==> run a <==
## UT_TOP
module UT_TOP (
    clk, 
    rst_n, 
    in_valid, 
    in_time,
    out_valid, 
    out_display, 
    out_day
);
export LEC_CHECK = 0
export CAP_MARGIN = 20
export CELL_PAD_IN_SITES_DETAIL_PLACEMENT = 1
export CELL_PAD_IN_SITES_GLOBAL_PLACEMENT = 1
export CORE_MARGIN = 3
export CORE_UTILIZATION = 18
export CTS_CLUSTER_DIAMETER = 191
export CTS_CLUSTER_SIZE = 82
export GPL_ROUTABILITY_DRIVEN = 1
export GPL_TIMING_DRIVEN = 0
export MAX_ROUTING_LAYER = met4
export PLACE_DENSITY = 0.63
export SETUP_SLACK_MARGIN = 0.24
export SLEW_MARGIN = 20
create_clock -name core_clock -period 12.2 [get_ports {clk}]
run.sh (not shown) runs the stock make flow with config.mk's settings and CLKGATE_MAP_FILE=.
==> run b (differences from run a) <==
CELL_PAD_IN_SITES_DETAIL_PLACEMENT = not set   (was 1)
CELL_PAD_IN_SITES_GLOBAL_PLACEMENT = not set   (was 1)
CORE_MARGIN = 7   (was 3)
CORE_UTILIZATION = 64   (was 18)
CTS_CLUSTER_DIAMETER = not set   (was 191)
CTS_CLUSTER_SIZE = not set   (was 82)
GPL_ROUTABILITY_DRIVEN = not set   (was 1)
GPL_TIMING_DRIVEN = not set   (was 0)
MAX_ROUTING_LAYER = not set   (was met4)
MIN_ROUTING_LAYER = met1   (was not set)
PLACE_DENSITY = not set   (was 0.63)
PLACE_DENSITY_LB_ADDON = 0.05   (was not set)
SETUP_SLACK_MARGIN = -0.73   (was 0.24)
==> flow/constraint.sdc (replaced) <==
create_clock -name core_clock -period 12.1 [get_ports {clk}]
set_input_delay 2.4200 -clock core_clock [delete_from_list [all_inputs] [get_ports {clk}]]
set_output_delay 2.4200 -clock core_clock [all_outputs]
set_load 0.01 [all_outputs]
==> run summary <==
The synthesis and place-and-route flow finished, so here is a summary.

Per the finish-stage timing summary, setup violations number 3. The flow ran to the end, but the layout failed its checks. The area of all placed cells without fillers is slightly below 0.02 sq mm. After its last routability iteration, the placer logged a weighted congestion of a little under 1. The checks that failed: negative setup slack. Across all setup checks in the final design, the least slack found is -2.74 ns.
[end of results for run a]
==> run summary <==
The synthesis and place-and-route flow finished, so here is a summary.

The checks that failed were negative setup slack. The last weighted congestion value of the routability-driven placer is between 1 and 1.5. The flow ran to the end, but the layout failed its checks.

The final setup violation count is 3. The met3 layer wire length in the routed design is slightly below 6000 microns. The final worst slack came out at -2.25 ns.

For this block, the routed nets add up to approximately 57,000 microns of wire.
[end of results for run b]

* * *

==> 03-19 <==
UT_TOP again, from the RTL that the note above started with.
clock: 8.99 ns
lec_check: 0
abc_area: 1
cap_margin: 0
core_margin: 2
core_utilization: 72
cts_cluster_diameter: 129
cts_cluster_size: 29
min_routing_layer: met1
place_density_lb_addon: 0.05
setup_slack_margin: 2.55
slew_margin: 20
==> 02-21 (differences from 03-19) <==
CAP_MARGIN = 20   (was 0)
CORE_UTILIZATION = 62   (was 72)
CTS_CLUSTER_DIAMETER = 191   (was 129)
CTS_CLUSTER_SIZE = 97   (was 29)
MIN_ROUTING_LAYER = not set   (was met1)
PLACE_DENSITY_LB_ADDON = not set   (was 0.05)
SETUP_SLACK_MARGIN = not set   (was 2.55)
==> flow/constraint.sdc (replaced) <==
create_clock -name core_clock -period 14.1 [get_ports {clk}]
set_input_delay 2.8200 -clock core_clock [delete_from_list [all_inputs] [get_ports {clk}]]
set_output_delay 2.8200 -clock core_clock [all_outputs]
set_load 0.01 [all_outputs]
==> 11-07 (differences from 03-19) <==
ABC_AREA = not set   (was 1)
CAP_MARGIN = 20   (was 0)
CTS_CLUSTER_DIAMETER = 338   (was 129)
CTS_CLUSTER_SIZE = 61   (was 29)
MIN_ROUTING_LAYER = not set   (was met1)
PLACE_DENSITY_LB_ADDON = 0.0   (was 0.05)
SETUP_SLACK_MARGIN = 2.21   (was 2.55)
==> flow/constraint.sdc (replaced) <==
create_clock -name core_clock -period 7.54 [get_ports {clk}]
set_input_delay 1.5080 -clock core_clock [delete_from_list [all_inputs] [get_ports {clk}]]
set_output_delay 1.5080 -clock core_clock [all_outputs]
set_load 0.01 [all_outputs]
==> notes <==
03-19 died in global routing, error GRT-0116. 02-21 produced a layout that fails on negative setup slack. 11-07 never finished: it broke off in clock tree synthesis, error DPL-0033. Between 03-19 and 11-07, the lower area after synthesis is in 03-19 (gap 3.2%, measured against 11-07). In synthesized cell count, 03-19 and 02-21 do not differ. Of 02-21 and 11-07, 02-21 has the higher die size (gap about 12%, measured against 11-07).

* * *

==> inputs of job 4397 <==
Starting RTL as in the previous note.
Settings: LEC_CHECK=0, CAP_MARGIN=20, CELL_PAD_IN_SITES_DETAIL_PLACEMENT=1, CORE_ASPECT_RATIO=0.67, CORE_MARGIN=2, CORE_UTILIZATION=40, CTS_CLUSTER_DIAMETER=97, CTS_CLUSTER_SIZE=69, GPL_ROUTABILITY_DRIVEN=1, GPL_TIMING_DRIVEN=0, MIN_ROUTING_LAYER=met2, PLACE_DENSITY=0.53, SLEW_MARGIN=0; clock period 11.6 ns.
==> job 5191: changes against job 4397 <==
==> flow/config.mk (replaced) <==
export PLATFORM = sky130hd
export DESIGN_NAME = UT_TOP
export DESIGN_NICKNAME = UT_TOP
export VERILOG_FILES = /design/flow/design.v
export SDC_FILE = /design/flow/constraint.sdc
export NUM_CORES = 4
export LEC_CHECK = 0
export ABC_AREA = 0
export CAP_MARGIN = 15
export CELL_PAD_IN_SITES_DETAIL_PLACEMENT = 1
export CORE_ASPECT_RATIO = 1.8
export CORE_MARGIN = 2
export CORE_UTILIZATION = 17
export CTS_CLUSTER_SIZE = 54
export GPL_ROUTABILITY_DRIVEN = 0
export GPL_TIMING_DRIVEN = 0
export HOLD_SLACK_MARGIN = 0.27
export MIN_ROUTING_LAYER = met2
export PLACE_DENSITY_LB_ADDON = 0.05
export SLEW_MARGIN = 10
==> flow/constraint.sdc (replaced) <==
create_clock -name core_clock -period 12.9 [get_ports {clk}]
set_input_delay 2.5800 -clock core_clock [delete_from_list [all_inputs] [get_ports {clk}]]
set_output_delay 2.5800 -clock core_clock [all_outputs]
set_load 0.01 [all_outputs]
==> job 7372: changes against job 4397 <==
==> flow/config.mk (replaced) <==
export PLATFORM = sky130hd
export DESIGN_NAME = UT_TOP
export DESIGN_NICKNAME = UT_TOP
export VERILOG_FILES = /design/flow/design.v
export SDC_FILE = /design/flow/constraint.sdc
export NUM_CORES = 4
export LEC_CHECK = 0
export CAP_MARGIN = 20
export CORE_MARGIN = 2
export CORE_UTILIZATION = 60
export MIN_ROUTING_LAYER = met1
export PLACE_DENSITY_LB_ADDON = 0.05
export SETUP_SLACK_MARGIN = -0.73
export SLEW_MARGIN = 20
==> flow/constraint.sdc (replaced) <==
create_clock -name core_clock -period 13.3 [get_ports {clk}]
set_input_delay 2.6600 -clock core_clock [delete_from_list [all_inputs] [get_ports {clk}]]
set_output_delay 2.6600 -clock core_clock [all_outputs]
set_load 0.01 [all_outputs]
==> job 575: changes against job 4397 <==
==> flow/config.mk (replaced) <==
export PLATFORM = sky130hd
export DESIGN_NAME = UT_TOP
export DESIGN_NICKNAME = UT_TOP
export VERILOG_FILES = /design/flow/design.v
export SDC_FILE = /design/flow/constraint.sdc
export NUM_CORES = 4
export LEC_CHECK = 0
export CAP_MARGIN = 20
export CORE_MARGIN = 2
export CORE_UTILIZATION = 43
export CTS_CLUSTER_DIAMETER = 130
export CTS_CLUSTER_SIZE = 98
export SETUP_SLACK_MARGIN = -1.3
export SLEW_MARGIN = 20
==> flow/constraint.sdc (replaced) <==
create_clock -name core_clock -period 15.0 [get_ports {clk}]
set_input_delay 3.0000 -clock core_clock [delete_from_list [all_inputs] [get_ports {clk}]]
set_output_delay 3.0000 -clock core_clock [all_outputs]
set_load 0.01 [all_outputs]
==> qor summary <==
item                                                                                         job 7372                   job 4397                     job 575                    job 5191
Run status                                                                 complete, but fails checks  aborted with a tool error  complete, but fails checks  complete, but fails checks
Stage where the flow stopped                                                                        -                    5_1_grt                           -                           -
Violated checks                                                                          setup timing                          -                setup timing                setup timing
WL final                                                                                    55,200 um                          -                   51,800 um                   93,700 um
Start point of the worst min-delay path                                              current_state[0]                          -                    year[10]                   minute[5]
Total half-perimeter wirelength after legalization and detailed placement                   40,800 um                  62,100 um                   39,200 um                   71,800 um
Max-slew violation count                                                                            0                          -                           0                           0
Crit path capture type                                                                      flip-flop                          -                   flip-flop                   flip-flop
Final design utilization                                                                        74.8%                          -                       48.4%                       22.1%
# Max-Cap Violations                                                                                0                          -                           0                           0
Area of the die                                                                           0.0270 mm^2                0.0402 mm^2                 0.0374 mm^2                 0.0934 mm^2
Per-cell via count in the routed design                                                          6.71                          -                        6.30                        7.05
Post-cts gate resize count                                                                         16                        125                           0                          86
Chip Width                                                                                     164 um                     244 um                      193 um                      229 um
Setup slack of the critical path after layout                                                -1.06 ns                          -                   -0.168 ns                    -2.35 ns
Dominant class by area                                                            combinational gates                          -         combinational gates         combinational gates
Insertion delay to the later sink of the worst-skew pair                                      0.37 ns                          -                     0.37 ns                     0.42 ns
Highest fanout seen on the critical path                                                            8                          -                           8                           7
Met2 routed WL                                                                              25,300 um                          -                   24,800 um                   54,000 um
CP Data Required Time                                                                        13.53 ns                          -                    15.25 ns                    13.20 ns
Post-route cell area                                                                      0.0189 mm^2                          -                 0.0172 mm^2                 0.0200 mm^2
Multi-input gate area                                                                     0.0129 mm^2                          -                 0.0123 mm^2                 0.0133 mm^2
Final setup violation count                                                                         3                          -                           2                           3
Worst slack on hold paths                                                                    0.538 ns                          -                    0.509 ns                    0.533 ns
